## axi_slave
module axi_slave #(
    parameter AXI_ID_WD   = 2,
    parameter AXI_DATA_WD = 32,
    parameter AXI_ADDR_WD = 32,
    parameter AXI_STRB_WD = 4
    )(
    input                      S_AXI_ACLK,
    input                      S_AXI_ARESETN,
    input  [AXI_ADDR_WD-1 : 0] S_AXI_AWADDR,
    input  [AXI_ID_WD-1   : 0] S_AXI_AWID,
    input  [1 : 0]             S_AXI_AWBURST,
    input  [2 : 0]             S_AXI_AWSIZE,
    input  [7 : 0]             S_AXI_AWLEN,
    input                      S_AXI_AWVALID,
    output                     S_AXI_AWREADY,
    input  [AXI_DATA_WD-1 : 0] S_AXI_WDATA,
    input  [AXI_STRB_WD-1 : 0] S_AXI_WSTRB,
    input                      S_AXI_WLAST,
    input                      S_AXI_WVALID,
    output                     S_AXI_WREADY,
    output [AXI_ID_WD-1   : 0] S_AXI_BID,
    output [1 : 0]             S_AXI_BRESP,
    output                     S_AXI_BVALID,
    input                      S_AXI_BREADY,
    input  [AXI_ADDR_WD-1 : 0] S_AXI_ARADDR,
    input  [AXI_ID_WD-1   : 0] S_AXI_ARID,
    input  [1 : 0]             S_AXI_ARBURST,
    input  [2 : 0]             S_AXI_ARSIZE,
    input  [7 : 0]             S_AXI_ARLEN,
    input                      S_AXI_ARVALID,
    output                     S_AXI_ARREADY,
    output [AXI_DATA_WD-1 : 0] S_AXI_RDATA,
    output                     S_AXI_RLAST,
    output [AXI_ID_WD-1   : 0] S_AXI_RID,
    output [1 : 0]             S_AXI_RRESP,
    output                     S_AXI_RVALID,
    input                      S_AXI_RREADY
    );
Size in the first run: ~2100 flip-flops, ~180 I/O pins.
clock: 4.76 ns
lec_check: 0
cap_margin: 10
core_margin: 2
core_utilization: 72
cts_cluster_diameter: 49
cts_cluster_size: 15
setup_slack_margin: 1.23
slew_margin: 20
tns_end_percent: 5
run.sh (not shown) runs the stock make flow with config.mk's settings and CLKGATE_MAP_FILE=.
The first run completed and failed the layout checks on negative setup slack.
Rerun with:
--- a/flow/config.mk
+++ b/flow/config.mk
@@ -8 +8,3 @@
-export CAP_MARGIN = 10
+export CAP_MARGIN = 5
+export CELL_PAD_IN_SITES_DETAIL_PLACEMENT = 0
+export CELL_PAD_IN_SITES_GLOBAL_PLACEMENT = 0
@@ -11 +13 @@
-export CTS_CLUSTER_DIAMETER = 49
+export CTS_CLUSTER_DIAMETER = 105
@@ -13,3 +15,3 @@
-export SETUP_SLACK_MARGIN = 1.23
-export SLEW_MARGIN = 20
-export TNS_END_PERCENT = 5
+export HOLD_SLACK_MARGIN = -0.06
+export PLACE_DENSITY = 0.61
+export SLEW_MARGIN = 30
What happened: The new run finished with negative setup slack left; worst hold slack is about the same; register-to-register slack loses 0.69 ns; cell area shrinks by 2.6%; cell count is lower by 2.4%; worst setup slack loses 0.025 ns; count of clock-buffer cells in the layout decreases by 18; sequential cell count stays the same; via count came out lower by 1.8%.
Rerun with:
--- a/flow/config.mk
+++ b/flow/config.mk
@@ -8 +8 @@
-export CAP_MARGIN = 5
+export CAP_MARGIN = 20
@@ -13,5 +13,3 @@
-export CTS_CLUSTER_DIAMETER = 105
-export CTS_CLUSTER_SIZE = 15
-export HOLD_SLACK_MARGIN = -0.06
-export PLACE_DENSITY = 0.61
-export SLEW_MARGIN = 30
+export CTS_CLUSTER_DIAMETER = 103
+export PLACE_DENSITY = 0.5
+export SLEW_MARGIN = 20
After rerunning: The new run finished but fails on negative setup slack; clock power came out higher by 31%; area after synthesis is unchanged; sequential power is about the same; core utilization came out higher by 2.3 points; total power came out higher by 9.7%; sequential share of layout area came out lower by 1.8 points; via count came out higher by 2.9%; design area came out higher by 2.8%; register-to-register slack is better by 0.06 ns; combinational power came out higher by about 4%; critical path depth came out higher by 1.


axi_slave again, from the RTL that the note above started with.
==> flow/design.v (excerpt) <==
module axi_slave #(
    parameter AXI_ID_WD   = 2,
    parameter AXI_DATA_WD = 32,
    parameter AXI_ADDR_WD = 32,
    parameter AXI_STRB_WD = 4
    )(
    input                      S_AXI_ACLK,
    input                      S_AXI_ARESETN,
    input  [AXI_ADDR_WD-1 : 0] S_AXI_AWADDR,
    input  [AXI_ID_WD-1   : 0] S_AXI_AWID,
    input  [1 : 0]             S_AXI_AWBURST,
    input  [2 : 0]             S_AXI_AWSIZE,
    input  [7 : 0]             S_AXI_AWLEN,
    input                      S_AXI_AWVALID,
    output                     S_AXI_AWREADY,
    input  [AXI_DATA_WD-1 : 0] S_AXI_WDATA,
    input  [AXI_STRB_WD-1 : 0] S_AXI_WSTRB,
    input                      S_AXI_WLAST,
    input                      S_AXI_WVALID,
    output                     S_AXI_WREADY,
    output [AXI_ID_WD-1   : 0] S_AXI_BID,
    output [1 : 0]             S_AXI_BRESP,
    output                     S_AXI_BVALID,
  ...
export LEC_CHECK = 0
export CAP_MARGIN = 15
export CELL_PAD_IN_SITES_DETAIL_PLACEMENT = 0
export CELL_PAD_IN_SITES_GLOBAL_PLACEMENT = 0
export CORE_MARGIN = 2
export CORE_UTILIZATION = 66
export GPL_ROUTABILITY_DRIVEN = 1
export MIN_ROUTING_LAYER = met1
export PLACE_DENSITY_LB_ADDON = 0.06
export SETUP_SLACK_MARGIN = 1.36
export SLEW_MARGIN = 20
export TNS_END_PERCENT = 65
create_clock -name core_clock -period 5.73 [get_ports {S_AXI_ACLK}]
The first run finished but failed the layout checks on negative setup slack.
==> next run, changes <==
- ABC_AREA: unset -> 1
- SETUP_SLACK_MARGIN: 1.36 -> -0.18
- clock period: 5.73 -> 3.54 ns (I/O delays scaled with it)
The new run produced a layout that fails on negative setup slack.
Flip-flop count does not change.
Worst setup slack loses 1.1 ns.
Wire length went up by 10%.
==> next run, changes <==
- ABC_AREA: 1 -> unset
- CAP_MARGIN: 15 -> 20
- CORE_UTILIZATION: 66 -> 62
- GPL_ROUTABILITY_DRIVEN: 1 -> unset
- MIN_ROUTING_LAYER: met1 -> unset
- PLACE_DENSITY: unset -> 0.5
- PLACE_DENSITY_LB_ADDON: 0.06 -> unset
- SETUP_SLACK_MARGIN: -0.18 -> unset
- TNS_END_PERCENT: 65 -> unset
- clock period: 3.54 -> 6.09 ns (I/O delays scaled with it)
Now the flow completed without violations.
Wire length falls by 11%.
Design area drops by 6.0%.
Total power fell by 46%.
Synthesized area is lower by 1.8%.
Clock skew rose by 0.0062 ns.
Critical path depth went down by 6.
Worst hold slack is worse by 0.0065 ns.
==> next run, changes <==
- CORE_UTILIZATION: 62 -> 52
- CTS_CLUSTER_SIZE: unset -> 100
- clock period: 6.09 -> 3.31 ns (I/O delays scaled with it)
=> With this change the flow reached the layout checks and failed them: negative setup slack. Die area goes up by 19%. Cell area went up by 7.5%. Combinational power increases by 120%. Count of clock-buffer cells in the layout falls by 12.


== job 8244 ==
axi_slave again, from the RTL that the note above started with.
export LEC_CHECK = 0
export ABC_AREA = 0
export CAP_MARGIN = 15
export CELL_PAD_IN_SITES_DETAIL_PLACEMENT = 0
export CELL_PAD_IN_SITES_GLOBAL_PLACEMENT = 0
export CORE_MARGIN = 2
export CORE_UTILIZATION = 72
export CTS_CLUSTER_DIAMETER = 93
export GPL_ROUTABILITY_DRIVEN = 1
export MIN_ROUTING_LAYER = met1
export PLACE_DENSITY_LB_ADDON = 0.06
export SETUP_SLACK_MARGIN = -0.18
export SLEW_MARGIN = 20
export TNS_END_PERCENT = 65
create_clock -name core_clock -period 3.54 [get_ports {S_AXI_ACLK}]
Job 8244: flow complete, layout not clean; failing: setup timing
Edits applied to the flow inputs when going from job 8244 to job 1170:
- changing CAP_MARGIN from 15 to 5
- removing PLACE_DENSITY_LB_ADDON (formerly 0.06)
- removing CTS_CLUSTER_DIAMETER (formerly 93)
- removing TNS_END_PERCENT (formerly 65)
- removing GPL_ROUTABILITY_DRIVEN (formerly 1)
- setting PLACE_DENSITY to 0.61 for the first time
- removing ABC_AREA (formerly 0)
- setting CTS_CLUSTER_SIZE to 15 for the first time
- removing SETUP_SLACK_MARGIN (formerly -0.18)
- removing MIN_ROUTING_LAYER (formerly met1)
- changing the clock period (ns, I/O delays scaled along) from 3.54 to 4.76
Findings:
Between job 1170 and job 8244, the difference in I/O pin count is negligible.
Across both runs, logic gate share of total power was lower for job 1170 than for job 8244.
Job 8244 has lower setup slack than job 1170.
Between job 1170 and job 8244, it is job 1170 whose biggest fanout along the worst timing path is lower, by 1.
Power, job 1170 and job 8244: higher on job 8244
The flow completed for job 1170, but it is not clean: the layout still shows setup timing.
Job 1170 vs job 8244: final cell count down
Delay of the slowest cell on the worst path in job 1170 vs job 8244: down 0.02 ns
Of job 1170 and job 8244, the lower met1 track demand over resource in global routing belongs to job 1170.
Job 1170 against job 8244: utilization -1.7 points; wire length on met3 -16%.
Count of endpoints failing setup in the final report: job 1170 vs job 8244 down about 11%
Inputs modified between job 1170 and job 7026:
- putting SETUP_SLACK_MARGIN at -0.26 where nothing was set
- putting GPL_ROUTABILITY_DRIVEN at 1 where nothing was set
- putting TNS_END_PERCENT at 65 where nothing was set
- swapping 20 for 40 in SLEW_MARGIN
- putting MIN_ROUTING_LAYER at met1 where nothing was set
- putting CTS_CLUSTER_DIAMETER at 110 where nothing was set
- clearing PLACE_DENSITY, which used to be 0.61
--- outcome ---
What the final checks of job 7026 revealed, after a flow that finished every stage, was a layout that fails on setup timing.
Job 7026 vs job 1170 — maximum frequency climbed by a few percent
The higher count of vias placed by the detailed router of job 7026 and job 1170 is in job 1170.
The higher global-route usage of job 7026 and job 1170 is in job 1170.
Looking at clock share of power, job 7026 sits 5.4 points lower than job 1170 does.
The higher number of global-route vias before repair came out of job 1170.
The lower post-placement worst setup slack of job 7026 and job 1170 is in job 1170.
Compared with job 1170, job 7026 shows total power lower by 8.1%.
Going from job 1170 to job 7026, global routing usage on met1 has decreased; layout buffer count excluding clock buffers lower.
What job 9908 does differently from job 7026 at the input level:
- clearing MIN_ROUTING_LAYER, which used to be met1
- clearing GPL_ROUTABILITY_DRIVEN, which used to be 1
- putting PLACE_DENSITY at 0.61 where nothing was set
- clearing TNS_END_PERCENT, which used to be 65
- swapping 110 for 88 in CTS_CLUSTER_DIAMETER
- clearing SETUP_SLACK_MARGIN, which used to be -0.26
- swapping 5 for 10 in CAP_MARGIN
- swapping 40 for 20 in SLEW_MARGIN
- In job 9908 the implementation completed, yet the final layout does not meet the checks, the culprit being setup timing.
- To summarise job 7026: no stage aborted, but the layout did not pass its checks, failing on setup timing.
- Summary of job 9908 over job 7026: switching power now smaller, power barely changed, number of non-clock buffers climbed about 5%, setup slack of the critical path after layout ~0 delta.
What job 423 does differently from job 9908 at the input level:
- changing CTS_CLUSTER_SIZE from 15 to 51
- setting TNS_END_PERCENT to 65 for the first time
- setting SETUP_SLACK_MARGIN to -0.26 for the first time
- removing CTS_CLUSTER_DIAMETER (formerly 88)
- changing CAP_MARGIN from 10 to 15
- setting GPL_ROUTABILITY_DRIVEN to 1 for the first time
- removing PLACE_DENSITY (formerly 0.61)
- setting MIN_ROUTING_LAYER to met1 for the first time
==> results <==
Global-route usage on job 423 is up relative to job 9908.
Across both runs, global-route wire length before repair was higher for job 423 than for job 9908.
Compared with job 9908, job 423 shows a lower sequential share of layout area.
On job 423: routed wire length is about 8% higher than what job 9908 gave.
What the final checks of job 423 revealed, after a flow that finished every stage, was a layout that fails on setup timing.
Every stage of job 9908 finished as expected; the final checks, on the other hand, flagged setup timing, which means the layout fails.
Job 9908 consumes less power than job 423.
### job 423 -> job 8876
- removing MIN_ROUTING_LAYER (formerly met1)
- setting PLACE_DENSITY_LB_ADDON to 0.01 for the first time
- removing GPL_ROUTABILITY_DRIVEN (formerly 1)
- changing CAP_MARGIN from 15 to 20
- removing TNS_END_PERCENT (formerly 65)
- changing SETUP_SLACK_MARGIN from -0.26 to 1.36
- changing CTS_CLUSTER_SIZE from 51 to 15
[summary]
The total instance count after detailed placement on job 8876 is in line with that on job 423.
Of job 8876 and job 423, it is job 8876 that has the higher routed length on met2.
Compared with job 423, job 8876 shows a total negative setup slack that is 4.72 ns lower.
Looking at worst setup margin across both flows, job 8876 is the weaker of the two, with job 423 ahead.
Yosys-reported design area after synthesis came out exactly the same in job 8876 and job 423.
Job 8876 ran in full, but the layout does not pass; the checks complain about setup timing.
On non-clock buffer count: job 8876 sits above job 423.
Between job 8876 and job 423, largest fanout of any net on the critical path is higher for job 423, job 8876 comes in under that.
Power figures rest on the tool's default switching activity, not on a simulated workload.
